==> inputs of job 1853 <==
## calculator
module calculator(
	input newkey,
	input [4:0] keycode,
	input clk,
	input rst,
	output reg [19:0] x,
	output reg led							 
	);
clock: 6.72 ns
lec_check: 0
cap_margin: 20
core_margin: 2
core_utilization: 72
cts_cluster_diameter: 29
place_density: 0.38
setup_slack_margin: 0.99
slew_margin: 20
tns_end_percent: 95
run.sh (not shown) runs the stock make flow with config.mk's settings and CLKGATE_MAP_FILE=.
==> inputs of job 850, as changes to job 1853 <==
Settings changed: CTS_CLUSTER_DIAMETER 29 to 181, PLACE_DENSITY 0.38 to unset, PLACE_DENSITY_LB_ADDON set to 0.01, SETUP_SLACK_MARGIN 0.99 to unset, TNS_END_PERCENT 95 to 5.
==> flow/constraint.sdc (replaced) <==
create_clock -name core_clock -period 6.12 [get_ports {clk}]
set_input_delay 1.2240 -clock core_clock [delete_from_list [all_inputs] [get_ports {clk}]]
set_output_delay 1.2240 -clock core_clock [all_outputs]
set_load 0.01 [all_outputs]
==> inputs of job 9746, as changes to job 1853 <==
Settings changed: CORE_UTILIZATION 72 to 40, CTS_CLUSTER_DIAMETER 29 to unset, PLACE_DENSITY 0.38 to unset, SETUP_SLACK_MARGIN 0.99 to unset, TNS_END_PERCENT 95 to unset.
==> flow/constraint.sdc (replaced) <==
create_clock -name core_clock -period 10.0 [get_ports {clk}]
set_input_delay 2.0000 -clock core_clock [delete_from_list [all_inputs] [get_ports {clk}]]
set_output_delay 2.0000 -clock core_clock [all_outputs]
set_load 0.01 [all_outputs]
==> qor summary <==
metric                                                             job 9746                     job 850                    job 1853
Hpwl dp                                                            39700 um                    42100 um                    39900 um
Highest Clock Rate                                                0.129 GHz                   0.146 GHz                   0.146 GHz
Critical Path Stages                                                     22                          23                          23
Combinational share of cell area                                      80.2%                       73.4%                       76.4%
Routed length on met1                                              20900 um                    18600 um                    18400 um
Area delta synth->final                                               5.63%                       17.8%                       16.4%
Logic cell area                                                  13800 um^2                  14100 um^2                  14500 um^2
Final Skew                                                       0.00335 ns                   0.0140 ns                  0.00949 ns
Die outline area                                                 42500 um^2                  23900 um^2                  23900 um^2
Mean routed wirelength per cell                                     20.9 um                     22.5 um                     23.8 um
Post-route fraction of the period consumed by the critical path       77.3%                        112%                        102%
Die span in y                                                        206 um                      155 um                      155 um
Number of core rows                                                      74                          55                          55
Detail-routed via count per cell                                       5.56                        6.33                        6.52
Tightest hold margin                                               0.532 ns                    0.642 ns                    0.613 ns
Sequential cell area share                                            4.87%                       4.64%                       4.84%
First-pass GRT wire length                                         79700 um                    81100 um                    82000 um
Vias in the first global route                                        13940                       15576                       15758
Number of filler cells placed in the layout                            4102                        1237                        1237
Worst setup path startpoint                                            x[9]                        y[2]                        y[7]
Final clock-cell share                                               0.964%                      0.786%                      0.749%
Run status                                 no timing/DRC/antenna violations  complete, but fails checks  complete, but fails checks
Violated checks                                                           -        negative setup slack        negative setup slack
WL final                                                           49300 um                    53000 um                    53900 um

---

==> job 2827: inputs <==
==> flow/design.v <==
module calculator(
	input newkey,
	input [4:0] keycode,
	input clk,
	input rst,
	output reg [19:0] x,
	output reg led							 
	);
	localparam PLUS = 1'd0;					 
	localparam TIMES = 1'd1;				 
	localparam CLEAR20 = 20'd0;				 
	localparam CLEAR2 = 2'd0;				 
	localparam CLEAR1 = 1'd0;				 
	reg [19:0] y;
	reg op;
	reg [19:0] nextX;
	reg [19:0] nextY;
	reg nextOp;
	reg nextLED;
	reg [2:0] select;
	wire [19:0] sum;
	wire [19:0] product;
	wire [19:0] result;
	wire [19:0] ovp;						 
	wire ovs;								 
	always @ (posedge clk)
		begin
			if (rst)
				begin
					x <= CLEAR20;
					y <= CLEAR20;
					op <= CLEAR1;
					led <= CLEAR1;
				end
			else
				begin
					x <= nextX;
					y <= nextY;
					op <= nextOp;
					led <= nextLED;
				end
		end
  always @ (select, x, y, op, led, result, ovp, ovs, keycode)
		case(select)
			3'd0:						 
				begin
              		nextX = x;
					nextY = y;
					nextOp = op;
					nextLED = led;
				end
			3'd1:						 
				begin
              		nextX = CLEAR20;
					nextY = x;
					nextOp = PLUS;
					nextLED = CLEAR1;
				end
			3'd2:						 
				begin
              		nextX = CLEAR20;
					nextY = x;
					nextOp = TIMES;
					nextLED = CLEAR1;
				end
			3'd3:						 
				begin
              		nextX = result;
					nextY = y;
					nextOp = op;
					nextLED = op ? (ovp != 0) : ovs;
				end	
			3'd4:						 
				begin
              		nextX = CLEAR20;
					nextY = CLEAR20;
					nextOp = CLEAR1;				 
					nextLED = CLEAR1;
				end
			3'd7:						 
				begin
              		nextX = {x[15:0],keycode[3:0]};	 
					nextY = y;
					nextOp = op;
					nextLED = CLEAR1;
				end
			default:					 
				begin
              		nextX = x;
					nextY = y;
					nextOp = op;
					nextLED = led;
				end
		endcase
	always @ (newkey, keycode)
		begin
			if(!newkey)	select <= 3'd0;				 
			else if(keycode[4]) select <= 3'd7;		 
			else select <= keycode[2:0];			 
		end
	assign result = op ? product : sum;				 
	assign {ovp, product} = x * y;					 
	assign {ovs, sum} = x + y;						 
endmodule	
==> flow/run.sh <==
#!/bin/bash
# the make line also repeats each setting of config.mk as NAME=value (left out here)
make -C /OpenROAD-flow-scripts/flow DESIGN_CONFIG=/design/flow/config.mk WORK_HOME=/design/flow/orfs CLKGATE_MAP_FILE= finish
==> flow/config.mk <==
export PLATFORM = sky130hd
export DESIGN_NAME = calculator
export DESIGN_NICKNAME = calculator
export VERILOG_FILES = /design/flow/design.v
export SDC_FILE = /design/flow/constraint.sdc
export NUM_CORES = 4
export LEC_CHECK = 0
export CAP_MARGIN = 20
export CORE_MARGIN = 3
export CORE_UTILIZATION = 36
export PLACE_DENSITY = 0.74
export SETUP_SLACK_MARGIN = 0.31
export SLEW_MARGIN = 20
==> flow/constraint.sdc <==
create_clock -name core_clock -period 4.94 [get_ports {clk}]
set_input_delay 0.9880 -clock core_clock [delete_from_list [all_inputs] [get_ports {clk}]]
set_output_delay 0.9880 -clock core_clock [all_outputs]
set_load 0.01 [all_outputs]
==> job 6130: changes against job 2827 <==
CORE_MARGIN = 2   (was 3)
CORE_UTILIZATION = 59   (was 36)
PLACE_DENSITY = default   (was 0.74)
SETUP_SLACK_MARGIN = default   (was 0.31)
==> flow/constraint.sdc (replaced) <==
create_clock -name core_clock -period 7.87 [get_ports {clk}]
set_input_delay 1.5740 -clock core_clock [delete_from_list [all_inputs] [get_ports {clk}]]
set_output_delay 1.5740 -clock core_clock [all_outputs]
set_load 0.01 [all_outputs]
==> job 9154: changes against job 2827 <==
CORE_MARGIN = 2   (was 3)
CORE_UTILIZATION = 72   (was 36)
PLACE_DENSITY = 0.38   (was 0.74)
SETUP_SLACK_MARGIN = 0.37   (was 0.31)
TNS_END_PERCENT = 5   (was default)
==> flow/constraint.sdc (replaced) <==
create_clock -name core_clock -period 5.61 [get_ports {clk}]
set_input_delay 1.1220 -clock core_clock [delete_from_list [all_inputs] [get_ports {clk}]]
set_output_delay 1.1220 -clock core_clock [all_outputs]
set_load 0.01 [all_outputs]
==> qor summary <==
item	job 2827	job 9154	job 6130
Outcome	complete, but fails checks	complete, but fails checks	no timing/DRC/antenna violations
Violated checks	negative setup slack	negative setup slack	-
Pin count of the biggest net entering global routing	34	35	35
Combinational gate power	1.38 mW	1.16 mW	0.667 mW
Clock Skews	0.0107 ns	0.0124 ns	0.0135 ns
Fin cells	2701	2357	2227
Setup tns final	-14.75 ns	-6.23 ns	0 ns
Number of OpenROAD warnings	29	31	28
M1 WL	20000 um	18200 um	20400 um
Worst Setup Slack post-DPL	-1.99 ns	-1.32 ns	0.360 ns
Net switching power	0.990 mW	0.867 mW	0.593 mW
Clk. pwr	0.369 mW	0.431 mW	0.240 mW
Start point of the critical path	y[3]	y[2]	y[3]
Mean number of vias per cell	5.32	6.36	5.95
Iteration-0 DRC Markers	1073	1724	971
Number of buffer and inverter stages on the critical path	4	5	4
Count of buffers added by post-CTS timing repair for setup	25	3	0
Area taken by flip-flops and latches	920 um^2	902 um^2	847 um^2

---

==> wip/raven: inputs <==
RTL: the design.v shown in full above, as it stands there.
export LEC_CHECK = 0
export CAP_MARGIN = 20
export CORE_ASPECT_RATIO = 1.42
export CORE_MARGIN = 2
export CORE_UTILIZATION = 72
export CTS_CLUSTER_DIAMETER = 275
export HOLD_SLACK_MARGIN = -0.09
export MAX_ROUTING_LAYER = met4
export MIN_ROUTING_LAYER = met1
export PLACE_DENSITY_LB_ADDON = 0.01
export SETUP_SLACK_MARGIN = -0.35
export SLEW_MARGIN = 15
export TNS_END_PERCENT = 40
create_clock -name core_clock -period 6.17 [get_ports {clk}]
==> inputs of wip/indigo, as changes to wip/raven <==
==> flow/config.mk (replaced) <==
export PLATFORM = sky130hd
export DESIGN_NAME = calculator
export DESIGN_NICKNAME = calculator
export VERILOG_FILES = /design/flow/design.v
export SDC_FILE = /design/flow/constraint.sdc
export NUM_CORES = 4
export LEC_CHECK = 0
export ABC_AREA = 1
export CAP_MARGIN = 20
export CORE_ASPECT_RATIO = 1.42
export CORE_MARGIN = 2
export CORE_UTILIZATION = 72
export CTS_CLUSTER_DIAMETER = 333
export CTS_CLUSTER_SIZE = 75
export GPL_ROUTABILITY_DRIVEN = 0
export HOLD_SLACK_MARGIN = 0.12
export MAX_ROUTING_LAYER = met4
export MIN_ROUTING_LAYER = met1
export SETUP_SLACK_MARGIN = -0.32
export SLEW_MARGIN = 15
export TNS_END_PERCENT = 5
==> flow/constraint.sdc (replaced) <==
create_clock -name core_clock -period 13.3 [get_ports {clk}]
set_input_delay 2.6600 -clock core_clock [delete_from_list [all_inputs] [get_ports {clk}]]
set_output_delay 2.6600 -clock core_clock [all_outputs]
set_load 0.01 [all_outputs]
==> notes <==
- wip/raven completed, yet does not pass: setup timing. wip/indigo finished clean.
- Between wip/raven and wip/indigo, the lower routed wire length is in wip/indigo (gap about 9%, measured against wip/indigo).
- Of wip/raven and wip/indigo, wip/raven has the higher worst hold slack (gap 0.081 ns).
- Design area: wip/raven is higher than wip/indigo (6.7%).
- In wip/indigo the clock power is smaller than in wip/raven, by 56%.
- Against wip/indigo, the sequential power of wip/raven is larger by about 80%.
- In sequential cell count, wip/indigo and wip/raven do not differ.
- In wip/indigo the global-route usage is lower than in wip/raven, by 6.6 points.
- In wip/raven the cell count is smaller than in wip/indigo, by about 14%.
- Of wip/indigo and wip/raven, wip/indigo has the higher die size (gap 5.9%, measured against wip/raven).
- Between wip/raven and wip/indigo, the lower synthesized area is in wip/raven (gap 5.8%, measured against wip/indigo).
- Sequential share of layout area is about the same in wip/raven and wip/indigo.
==> figures <==
item                                                                   wip/indigo               wip/raven
Combinational logic power                                                  463 uW                 1100 uW
Clock share of power                                                        17.1%                   17.5%
Outcome                                                   complete, no violations         failed layout checks
Reasons for failing layout checks                                               -            setup timing
Width of the die                                                         134.2 um                130.4 um
Transition time at the pin with the least slew margin                    1.194 ns                1.155 ns
Post-route cell area                                                0.01797 sq mm           0.01918 sq mm
Synth Area in Compound Gates                                               5.339%                  11.53%
Biggest cell delay along the critical path                                1.10 ns                 0.61 ns
Proportion of power drawn by flip-flops and latches                         23.8%                   19.2%
Most common cell in the netlist                          sky130_fd_sc_hd__nand2_1  sky130_fd_sc_hd__inv_1
Net load switching power                                                 411.1 uW                828.7 uW
Vias in the first global route                                              16370                   16760
Sum of met3 wire segment lengths after detailed routing                   4613 um                 6524 um
Non-clock buffer contribution to total cell area                           2.632%                  12.59%
Resized Gates After CTS                                                         0                      20
Overall via count from detail_route                                         15720                   15320
Distinct lib cells                                                             49                      81
Sw Share                                                                   52.50%                  47.86%
Flip-flop and latch share of the layout cell area                          4.687%                  4.639%
Logic area                                                          0.01355 sq mm           0.01411 sq mm
Met2 Wirelength                                                          25450 um                26810 um
First-pass iteration count of the detailed router                               8                       7
Placed inst area                                                    0.01780 sq mm           0.01862 sq mm

---

==> run a: inputs <==
RTL: the design.v shown in full above, as it stands there.
make LEC_CHECK=0 CAP_MARGIN=20 CORE_ASPECT_RATIO=1.42 CORE_MARGIN=2 CORE_UTILIZATION=72 CTS_CLUSTER_DIAMETER=42 HOLD_SLACK_MARGIN=-0.09 MAX_ROUTING_LAYER=met4 MIN_ROUTING_LAYER=met1 PLACE_DENSITY_LB_ADDON=0.01 SETUP_SLACK_MARGIN=1.73 SLEW_MARGIN=15 TNS_END_PERCENT=40 finish   # period 7.13 ns
==> run b (differences from run a) <==
- CORE_UTILIZATION: 72 -> 65
- CTS_CLUSTER_DIAMETER: 42 -> 333
- HOLD_SLACK_MARGIN: -0.09 -> 0.12
- PLACE_DENSITY_LB_ADDON: 0.01 -> not set
- SETUP_SLACK_MARGIN: 1.73 -> -0.32
==> flow/constraint.sdc (replaced) <==
create_clock -name core_clock -period 13.3 [get_ports {clk}]
set_input_delay 2.6600 -clock core_clock [delete_from_list [all_inputs] [get_ports {clk}]]
set_output_delay 2.6600 -clock core_clock [all_outputs]
set_load 0.01 [all_outputs]
==> run c (differences from run a) <==
- ABC_AREA: not set -> 1
- CORE_UTILIZATION: 72 -> 63
- CTS_CLUSTER_DIAMETER: 42 -> 333
- CTS_CLUSTER_SIZE: not set -> 98
- HOLD_SLACK_MARGIN: -0.09 -> 0.12
- PLACE_DENSITY: not set -> 0.35
- PLACE_DENSITY_LB_ADDON: 0.01 -> not set
- SETUP_SLACK_MARGIN: 1.73 -> 3.98
==> flow/constraint.sdc (replaced) <==
create_clock -name core_clock -period 13.3 [get_ports {clk}]
set_input_delay 2.6600 -clock core_clock [delete_from_list [all_inputs] [get_ports {clk}]]
set_output_delay 2.6600 -clock core_clock [all_outputs]
set_load 0.01 [all_outputs]
==> qor.yml <==
setup_path:
  reg2regPathDepth: 30
pwr:
  p_clk_share_pct: 17.3
floorplan:
  fp_util_pct: 63.7
logic_synthesis:
  synth_seq_share_pct: 4.85
run_status:
  run_status: "no timing/DRC/antenna violations"
# the run above: run c

==> qor.yml <==
run_status:
  run_status: "no timing/DRC/antenna violations"
logic_synthesis:
  synth_cell_count_leaders: "inv_1 (326), fa_1 (321), nand2_1 (224)"
pwr:
  p_clk_share_pct: 20.9
cells_and_area:
  comb_area_share_pct: 81.4
  portion_of_the_layout_cell_area_used_by_clock_cells_pct: 0.993
  inverters: 326
final_timing:
  final.setup_skew_ns: 0.00863
floorplan:
  fp_util_pct: 65.7
# the run above: run b

==> qor.yml <==
run_status:
  run_status: "finished with violations"
  so_faults: "negative setup slack"
final_timing:
  setup_viol: 1
  worst_slack_ns: -0.0146
logic_synthesis:
  synth_seq_share_pct: 5.14
# the run above: run a


---

==> amber: inputs <==
Starts from the design.v that is shown in full above.
export LEC_CHECK = 0
export CAP_MARGIN = 20
export CELL_PAD_IN_SITES_DETAIL_PLACEMENT = 2
export CORE_ASPECT_RATIO = 1.42
export CORE_MARGIN = 6
export CORE_UTILIZATION = 56
export CTS_CLUSTER_DIAMETER = 333
export CTS_CLUSTER_SIZE = 31
export GPL_ROUTABILITY_DRIVEN = 1
export HOLD_SLACK_MARGIN = 0.12
export MAX_ROUTING_LAYER = met5
export MIN_ROUTING_LAYER = met1
export SETUP_SLACK_MARGIN = 3.13
export SLEW_MARGIN = 15
export TNS_END_PERCENT = 95
create_clock -name core_clock -period 13.3 [get_ports {clk}]
==> onyx: changes against amber <==
==> flow/config.mk (replaced) <==
export PLATFORM = sky130hd
export DESIGN_NAME = calculator
export DESIGN_NICKNAME = calculator
export VERILOG_FILES = /design/flow/design.v
export SDC_FILE = /design/flow/constraint.sdc
export NUM_CORES = 4
export LEC_CHECK = 0
export CAP_MARGIN = 20
export CORE_MARGIN = 2
export CORE_UTILIZATION = 40
export SLEW_MARGIN = 20
==> flow/constraint.sdc (replaced) <==
create_clock -name core_clock -period 7.87 [get_ports {clk}]
set_input_delay 1.5740 -clock core_clock [delete_from_list [all_inputs] [get_ports {clk}]]
set_output_delay 1.5740 -clock core_clock [all_outputs]
set_load 0.01 [all_outputs]
==> flow_summary.yaml <==
# generated from flow reports
status:
  status: "aborted with a tool error"
  failing_step: "3_5_place_dp"
  tool.error: "[ERROR DPL-0033] detailed placement checks failed during check placement."
synth:
  synthTopCellsByArea: "fa_1, ha_1, and2_1, inv_1, dfxtp_1"
  ys_seq_frac: 0.0514
  top_area_frac: 0.393
  ff_type: "dfxtp_1"
  yosysMostFrequentCell: "inv_1"
die:
  chip_area_um2: 33500
  die_h_um: 216
  core_area_um2: 28700
  fp_util: 0.569
  die_w_um: 155
placement:
  routabilityCongestion: 0.934
The numbers above come from amber.

==> flow_summary.yaml <==
# yosys + openroad results
status:
  status: "no timing/DRC/antenna violations"
die:
  die_h_um: 206
  fp_util: 0.403
  die_w_um: 206
  io_pins: 29
  core_area_um2: 40600
  chip_area_um2: 42500
synth:
  top_area_frac: 0.393
  synth_warnings: 1
  synth_cells: 1871
  ys_seq_frac: 0.0514
  synthTopCellsByArea: "fa_1, ha_1, and2_1, inv_1, dfxtp_1"
  ff_type: "dfxtp_1"
placement:
  routabilityCongestion: 0.943
cts:
  cts_tree: "built"
global_routing:
  grt.busiest_layer: "met2"
cells_and_area:
  ff_latch_area_um2: 842
The numbers above come from onyx.

Power is estimated from default activity; no workload was simulated.
